Design dlf_core, start of the top module:
module dlf_core (
   input             clk,
   input             rstn,
   input             dlf_en,
   input  [4:0]      tdc_dout,
   input  [17:0]     dlf_a2,
   input  [17:0]     dlf_a3,
   input  [17:0]     dlf_b1,
   input  [17:0]     dlf_b2,
   input  [14:0]     dlf_sdm_nc_in,
   output [15:0]     dlf_out,
   output            dlf_valid
   );
Size: about 260 flip-flops, ~110 I/O pins, roughly 61000 um^2 of cells after synthesis.
clock: 13.7 ns
lec_check: 0
cap_margin: 20
core_margin: 2
core_utilization: 71
hold_slack_margin: -0.05
slew_margin: 20
run.sh (not shown) runs the stock make flow with config.mk's settings and CLKGATE_MAP_FILE=.
The starting point finished with setup timing left.
Change:
CORE_UTILIZATION = 40   (was 71)
HOLD_SLACK_MARGIN = unset   (was -0.05)
clock period = 25.0 ns   (was 13.7 ns; I/O delays follow)
Outcome: With this change the flow passed the timing, DRC and antenna checks. Setup slack improved by 6400 ps. Count of clock-buffer cells in the layout went up by 3. Global-route usage decreases by 17 points. Non-clock buffer count drops by 742. Via count falls by about 9%. Register-to-register slack improves by 9000 ps. Wire length came out lower by 6.5%.
Change:
CTS_CLUSTER_DIAMETER = 102   (was unset)
CTS_CLUSTER_SIZE = 13   (was unset)
PLACE_DENSITY_LB_ADDON = 0.05   (was unset)
SETUP_SLACK_MARGIN = -1.29   (was unset)
Sequential share of layout area hardly moves. Core utilization fell by 0.20 points. Clock skew is about the same. Maximum frequency barely changes. Die area stays the same.
Change:
CORE_UTILIZATION = 52   (was 40)
CTS_CLUSTER_DIAMETER = unset   (was 102)
CTS_CLUSTER_SIZE = unset   (was 13)
PLACE_DENSITY_LB_ADDON = unset   (was 0.05)
SETUP_SLACK_MARGIN = unset   (was -1.29)
clock period = 21.5 ns   (was 25.0 ns; I/O delays follow)
Outcome: Area after synthesis stays the same. First-iteration DRC count barely changes. Critical path depth climbs by 2. Final area went up by 3.7%. Via count goes up by 3.3%. Synthesized cell count stays the same. Register-to-register slack is worse by 1400 ps.
Change:
CORE_UTILIZATION = 40   (was 52)
clock period = 27.5 ns   (was 21.5 ns; I/O delays follow)
Effect: Hold slack gets better by 46 ps. Wire length shrinks by 1.4%. Setup slack gets better by 1800 ps. Final area shrinks by 3.2%. Core utilization shrinks by 15 points. Die size grows by 30%. Sequential cell count stays the same. Clock-buffer cell count shrinks by 9. Non-clock buffer count shrinks by 306. Synthesized area is unchanged.

dlf_core again, from the RTL that the note above started with.
Design dlf_core, start of the top module:
module dlf_core (
   input             clk,
   input             rstn,
   input             dlf_en,
   input  [4:0]      tdc_dout,
   input  [17:0]     dlf_a2,
   input  [17:0]     dlf_a3,
   input  [17:0]     dlf_b1,
   input  [17:0]     dlf_b2,
   input  [14:0]     dlf_sdm_nc_in,
   output [15:0]     dlf_out,
   output            dlf_valid
   );
Settings: LEC_CHECK=0, ABC_AREA=1, CAP_MARGIN=40, CORE_MARGIN=2, CORE_UTILIZATION=40, CTS_CLUSTER_DIAMETER=81, GPL_ROUTABILITY_DRIVEN=0, GPL_TIMING_DRIVEN=0, MAX_ROUTING_LAYER=met4, SLEW_MARGIN=20, TNS_END_PERCENT=25; clock period 25.0 ns.
The starting point went through all stages and came out clean.
Rerun with:
- ABC_AREA: 1 -> not set
- CAP_MARGIN: 40 -> 20
- GPL_ROUTABILITY_DRIVEN: 0 -> not set
Worst setup slack is worse by 0.49 ns. Clock skew came out higher by 0.011 ns. Final area came out higher by 0.89%.

run 1:
Starting RTL as in the previous note.
Settings: LEC_CHECK=0, ABC_AREA=0, CAP_MARGIN=30, CELL_PAD_IN_SITES_DETAIL_PLACEMENT=1, CELL_PAD_IN_SITES_GLOBAL_PLACEMENT=1, CORE_ASPECT_RATIO=0.72, CORE_MARGIN=2, CORE_UTILIZATION=40, CTS_CLUSTER_DIAMETER=235, GPL_ROUTABILITY_DRIVEN=1, MAX_ROUTING_LAYER=met4, MIN_ROUTING_LAYER=met1, PLACE_DENSITY_LB_ADDON=0.26, SETUP_SLACK_MARGIN=3.87, SLEW_MARGIN=15, TNS_END_PERCENT=40; clock period 15.5 ns.
Status run 1: flow complete, layout not clean - negative setup slack
Input changes introduced in run 2 (baseline for comparison: run 1):
Settings: clearing CORE_ASPECT_RATIO, which used to be 0.72; clearing ABC_AREA, which used to be 0; swapping 30 for 20 in CAP_MARGIN; clearing GPL_ROUTABILITY_DRIVEN, which used to be 1; clearing MIN_ROUTING_LAYER, which used to be met1; clearing CELL_PAD_IN_SITES_GLOBAL_PLACEMENT, which used to be 1; swapping 15 for 35 in SLEW_MARGIN; clearing SETUP_SLACK_MARGIN, which used to be 3.87; clearing CELL_PAD_IN_SITES_DETAIL_PLACEMENT, which used to be 1; clearing MAX_ROUTING_LAYER, which used to be met4; clearing CTS_CLUSTER_DIAMETER, which used to be 235; clearing PLACE_DENSITY_LB_ADDON, which used to be 0.26; swapping 40 for 75 in TNS_END_PERCENT; swapping 15.5 for 25.0 in the clock period (ns, I/O delays scaled along).
Findings:
- Run 2 ended with every stage complete and zero timing, DRC or antenna violations.
- The flow completed for run 1, but it is not clean: the layout still shows negative setup slack.
- Layout overhead on the synthesized area: run 1 and run 2 compared, higher one is run 1
- Between run 1 and run 2, routing usage on met2 is higher for run 1, run 2 comes in under that.
- Post-synthesis mux area share: run 2 vs run 1 — no meaningful difference
- Against run 1, CTS buffer count in run 2 fell by a few percent.
What run 3 does differently from run 2 at the input level:
Settings: putting GPL_TIMING_DRIVEN at 0 where nothing was set; swapping 35 for 20 in SLEW_MARGIN; clearing TNS_END_PERCENT, which used to be 75; putting CTS_CLUSTER_DIAMETER at 81 where nothing was set.
==> comparison <==
Summary: with run 2 as the reference, half-perimeter wire length after detailed placement in run 3 moved up by more than 10%.
Setup WNS run 2 -> run 3: worse
## Diff of input files: run 4 against run 3
Settings: setting MAX_ROUTING_LAYER to met4 for the first time; setting TNS_END_PERCENT to 15 for the first time; removing GPL_TIMING_DRIVEN (formerly 0); setting ABC_AREA to 1 for the first time; setting PLACE_DENSITY to 0.61 for the first time; changing CORE_MARGIN from 2 to 10; setting GPL_ROUTABILITY_DRIVEN to 0 for the first time; setting CORE_ASPECT_RATIO to 0.7 for the first time; changing SLEW_MARGIN from 20 to 30; setting CELL_PAD_IN_SITES_GLOBAL_PLACEMENT to 2 for the first time; removing CTS_CLUSTER_DIAMETER (formerly 81); setting MIN_ROUTING_LAYER to met2 for the first time.
Findings:
Cell area | run 4 vs run 3 | run 4 smaller
Run 3 vs run 4, cell with the largest stage delay on the worst path: sky130_fd_sc_hd__fa_1 vs sky130_fd_sc_hd__fa_2
Diff run 4 and run 3: logic area higher in run 3
Wire length of the first global-routing pass for run 4 is higher than for run 3.
#### Input delta (run 5 over run 4)
Settings: SLEW_MARGIN: 30 -> 35; CAP_MARGIN: 20 -> 15; MIN_ROUTING_LAYER: met2 -> unset; CELL_PAD_IN_SITES_GLOBAL_PLACEMENT: 2 -> unset; GPL_ROUTABILITY_DRIVEN: 0 -> unset; PLACE_DENSITY: 0.61 -> unset; CORE_MARGIN: 10 -> 2.
--- outcome ---
- When run 5 is set beside run 4, its total global-route track usage turns out to be 14 points smaller.
- Compared with run 4, in run 5 via count saw a decrease; area of the die -about 8%.

dlf_core again, from the RTL that the note above started with.
Settings: LEC_CHECK=0, CAP_MARGIN=5, CORE_MARGIN=2, CORE_UTILIZATION=72, HOLD_SLACK_MARGIN=-0.04, SETUP_SLACK_MARGIN=-1.09, SLEW_MARGIN=20; clock period 15.9 ns.
The baseline finished with negative setup slack left.
Change:
CAP_MARGIN = 20   (was 5)
CORE_UTILIZATION = 22   (was 72)
HOLD_SLACK_MARGIN = unset   (was -0.04)
SETUP_SLACK_MARGIN = unset   (was -1.09)
clock period = 32.9 ns   (was 15.9 ns; I/O delays follow)
After rerunning: This time the run passed the timing, DRC and antenna checks; design area goes down by 5.5%; non-clock buffer count decreases by 746; clock-buffer cell count came out lower by 3; setup slack gets better by 9700 ps; worst hold slack barely changes; global-route usage is lower by 27 points; synthesized cell count does not change; final cell count is higher by 21%; sequential share of layout area increases by 0.53 points.
Change:
CORE_UTILIZATION = 57   (was 22)
clock period = 24.1 ns   (was 32.9 ns; I/O delays follow)
What happened: Design area went down by about 4.3%; global-route usage increases by 17 points; worst setup slack is worse by 5300 ps; critical path depth climbs by 4; core utilization goes up by 36 points.

Setup of job 6500:
dlf_core again, from the RTL that the note above started with.
make LEC_CHECK=0 ABC_AREA=0 CAP_MARGIN=20 CELL_PAD_IN_SITES_DETAIL_PLACEMENT=1 CELL_PAD_IN_SITES_GLOBAL_PLACEMENT=2 CORE_ASPECT_RATIO=1.46 CORE_MARGIN=3 CORE_UTILIZATION=40 CTS_CLUSTER_DIAMETER=235 GPL_ROUTABILITY_DRIVEN=0 MAX_ROUTING_LAYER=met4 MIN_ROUTING_LAYER=met1 PLACE_DENSITY_LB_ADDON=0.26 SETUP_SLACK_MARGIN=3.87 SLEW_MARGIN=35 TNS_END_PERCENT=25 finish   # period 15.5 ns
Layout checks on job 6500: not met. Flow itself completed; violations: negative setup slack.
Inputs modified between job 6500 and job 6041:
Settings: CAP_MARGIN: 20 -> 30; GPL_ROUTABILITY_DRIVEN: 0 -> 1; SLEW_MARGIN: 35 -> 15.
--- outcome ---
Job 6041 finished every stage; the final checks, however, were not passed, the failures being negative setup slack. Job 6041 ends up with lower clock period minus worst slack than job 6500 does. For clock latency on the worst-skew pair, job 6041 and job 6500 come out practically identical. Job 6041 vs job 6500 — worst setup slack rose 0.056 ns. [compare] base=job 6500 new=job 6041: layout overhead on the synthesized area went up 0.36 points; sequential share of layout area barely changed.
diff inputs: job 6041 => job 9370
Settings: CORE_MARGIN now 2, was 3; CORE_ASPECT_RATIO no longer set, was 1.46; CAP_MARGIN now 20, was 30; SLEW_MARGIN now 20, was 15; CTS_CLUSTER_DIAMETER no longer set, was 235; CELL_PAD_IN_SITES_GLOBAL_PLACEMENT no longer set, was 2; PLACE_DENSITY_LB_ADDON no longer set, was 0.26; CELL_PAD_IN_SITES_DETAIL_PLACEMENT no longer set, was 1; SETUP_SLACK_MARGIN no longer set, was 3.87; TNS_END_PERCENT no longer set, was 25; CORE_UTILIZATION now 72, was 40; MIN_ROUTING_LAYER no longer set, was met1; GPL_ROUTABILITY_DRIVEN no longer set, was 1; ABC_AREA no longer set, was 0; the clock period (ns, I/O delays scaled along) now 16.3, was 15.5.
==> results <==
Not one of job 6041 and job 9370 finished clean. Ran to the end and failed final checks on negative setup slack: job 6041. Layout checks on job 9370: not met. Flow itself completed; violations: negative setup slack. Compared with job 6041, in job 9370 slack of the worst reg-to-reg path saw an increase, period utilization saw a decrease, number of optimization iterations in the first detailed-route pass saw an increase, cell area after placement saw a decrease, final RePlAce weighted congestion saw an increase. Comparing job 6041 and job 9370, the lower multi-input gate share of the layout cell area was measured on job 6041.
#### Input delta (job 4112 over job 9370)
Settings: changing CORE_UTILIZATION from 72 to 40; setting SETUP_SLACK_MARGIN to -1.83 for the first time; removing MAX_ROUTING_LAYER (formerly met4); changing the clock period (ns, I/O delays scaled along) from 16.3 to 24.1.
--- outcome ---
- Job 4112 | stages: all done | timing, DRC, antenna: all pass
- Final instance area in job 4112 is about 9% below job 9370.
- Job 4112 ended with more tightest hold margin than job 9370.
For job 213, these inputs were changed with respect to job 4112:
Settings: SETUP_SLACK_MARGIN no longer set, was -1.83; CORE_UTILIZATION now 11, was 40; the clock period (ns, I/O delays scaled along) now 37.5, was 24.1.
--- outcome ---
Non-clock buffer count came out lower on job 213 than on job 4112.
Re worst setup slack: job 213 is 9.08 ns up on job 4112.
Taking job 4112 as the reference, in job 213 number of gates on the worst path with buffers counted saw an increase; layout-stage area growth over the synthesis result saw an increase.
Job 213 finished every stage and its layout cleared the timing, DRC and antenna checks.
> inputs changed (job 213 -> job 1589)
Settings: ABC_AREA: unset -> 1; CORE_UTILIZATION: 11 -> 63.
Findings:
- The synthesized cell count in job 213 is 0.912 times that in job 1589.
- Number of antenna violations at the first check in global routing, job 213 and job 1589, lower one = job 1589.
- Job 1589 vs job 213 on worst path required time: job 1589 is the lower one.
- Re delay contributed by the slowest stage of the critical path: job 1589 is 0.04 ns down on job 213.
- Register-to-register setup slack in job 1589 is 2.09 ns above job 213.

== build 28 ==
Starting RTL as in the previous note.
clock: 13.7 ns
lec_check: 0
abc_area: 1
cap_margin: 20
cell_pad_in_sites_global_placement: 0
core_aspect_ratio: 0.97
core_margin: 2
core_utilization: 72
cts_cluster_diameter: 25
gpl_routability_driven: 0
hold_slack_margin: -0.05
max_routing_layer: met4
min_routing_layer: met1
setup_slack_margin: 3.87
slew_margin: 20
tns_end_percent: 5
Build 28: flow complete, layout not clean; failing: setup timing
> inputs changed (build 28 -> build 2)
- SETUP_SLACK_MARGIN: 3.87 -> -0.92
- PLACE_DENSITY: unset -> 0.35
- TNS_END_PERCENT: 5 -> unset
- the clock period (ns, I/O delays scaled along): 13.7 -> 13.8
--- outcome ---
- Number of cells on the worst reg-to-reg path in build 2 is 1.2% above build 28.
- The lower sequential share of layout area of build 2 and build 28 is in build 2.
- The layout from build 2, despite a flow that completed every stage, fails the layout checks, with the failing checks listed as setup timing.
- Build 28 -> stages 100% | layout checks FAIL | setup timing
- On area share of and-or/or-and cells after synthesis, build 2 tracks build 28 almost exactly.
- Compared to build 28, build 2 has setup slack of the worst register-to-register path 1.81 ns lower.
- Comparing build 2 and build 28, design area is higher on build 2.
- Compared with build 28, in build 2 buffer-and-inverter tally for the worst setup path moved up; worst slack on hold paths level; routed wire length per instance moved up; share of the core filled with cells moved up.
## Diff of input files: build 90 against build 2
- a deleted PLACE_DENSITY that had been 0.35
- a change of CTS_CLUSTER_DIAMETER from 25 to 102
- a deleted HOLD_SLACK_MARGIN that had been -0.05
- a change of ABC_AREA from 1 to 0
- a change of CORE_ASPECT_RATIO from 0.97 to 1.46
- a deleted SETUP_SLACK_MARGIN that had been -0.92
- a change of the clock period (ns, I/O delays scaled along) from 13.8 to 9.45
--- outcome ---
- Looking at non-clock buffer count across build 90 and build 2, the one that comes out lower is build 90.
- The layout from build 90, despite a flow that completed every stage, fails the layout checks, with the failing checks listed as setup timing.
- Global-route usage delta for build 90 relative to build 2: 4.5 points lower
- Build 90 — height of the die about 23% higher, build 2 as reference
- Taking build 2 as the reference, in build 90 via count lower, clock buffer instance count of the final layout lower, synthesized area higher, number of multi-input combinational cells lower, setup slack lower.
Changes in build 66 relative to build 90:
- changing CORE_UTILIZATION from 72 to 71
- setting SETUP_SLACK_MARGIN to 3.87 for the first time
- changing CTS_CLUSTER_DIAMETER from 102 to 143
- setting PLACE_DENSITY_LB_ADDON to 0.09 for the first time
- changing GPL_ROUTABILITY_DRIVEN from 0 to 1
- changing the clock period (ns, I/O delays scaled along) from 9.45 to 20.4
Although it ran to completion, build 90 produced a layout that fails the final checks because of setup timing.
Build 66 completed end to end with timing, DRC and antenna clean.
Build 90 → build 66: non-clock inverter count in the final layout flat; sequential share of layout area up 0.53 points; H-tree depth flat.
Changes observed in build 66 relative to build 90: routed wire length -28 mm, floorplan die height +about 0.7%, share of the clock period used by the worst path -93 points, critical path depth +about 1.3%.
Input changes introduced in build 86 (baseline for comparison: build 66):
- a deleted CTS_CLUSTER_DIAMETER that had been 143
- a deleted MAX_ROUTING_LAYER that had been met4
- a deleted SETUP_SLACK_MARGIN that had been 3.87
- a deleted CELL_PAD_IN_SITES_GLOBAL_PLACEMENT that had been 0
- a change of CORE_UTILIZATION from 71 to 40
- a deleted CORE_ASPECT_RATIO that had been 1.46
- a deleted PLACE_DENSITY_LB_ADDON that had been 0.09
- a deleted ABC_AREA that had been 0
- a deleted GPL_ROUTABILITY_DRIVEN that had been 1
- a deleted MIN_ROUTING_LAYER that had been met1
- a change of the clock period (ns, I/O delays scaled along) from 20.4 to 24.1
--- outcome ---
- Post-cts sizing count: build 86 vs build 66 down 141
- Design area, build 86 vs build 66: down by a few percent
- Looking only at die footprint, and setting everything else aside, the higher value of build 86 and build 66 goes to build 86.
- Looking at highest signal layer in the routed design, the met5 result is from build 86; the met4 one comes from build 66.
Edits applied to the flow inputs when going from build 86 to build 39:
- swapping 40 for 52 in CORE_UTILIZATION
- swapping 24.1 for 12.7 in the clock period (ns, I/O delays scaled along)
### Flow results
Build 39 ran in full, but the layout does not pass; the checks complain about setup timing. NOTE total vias in the final route build 86->build 39 increased by a few percent. Compared build 39 against build 86; fraction of met3 tracks used by global routing within noise. Summary: with build 86 as the reference, count of placed standard cells in the final layout, fillers left out in build 39 moved up by a few percent. Changes observed in build 39 relative to build 86: final cycle utilization of the critical path increased by 46 points relative to the old numbers; transition time at the pin with the least slew margin decreased by 0.031 ns relative to the old numbers. The depth of the worst register-to-register path of build 39 is lower than that of build 86. Compared with build 86, build 39 shows a higher cell resize tally after clock tree synthesis. Run comparison: build 39 highest routing layer actually used met4; build 86 highest routing layer actually used met5. Higher number of filler instances in the final layout goes to build 86 over build 39.
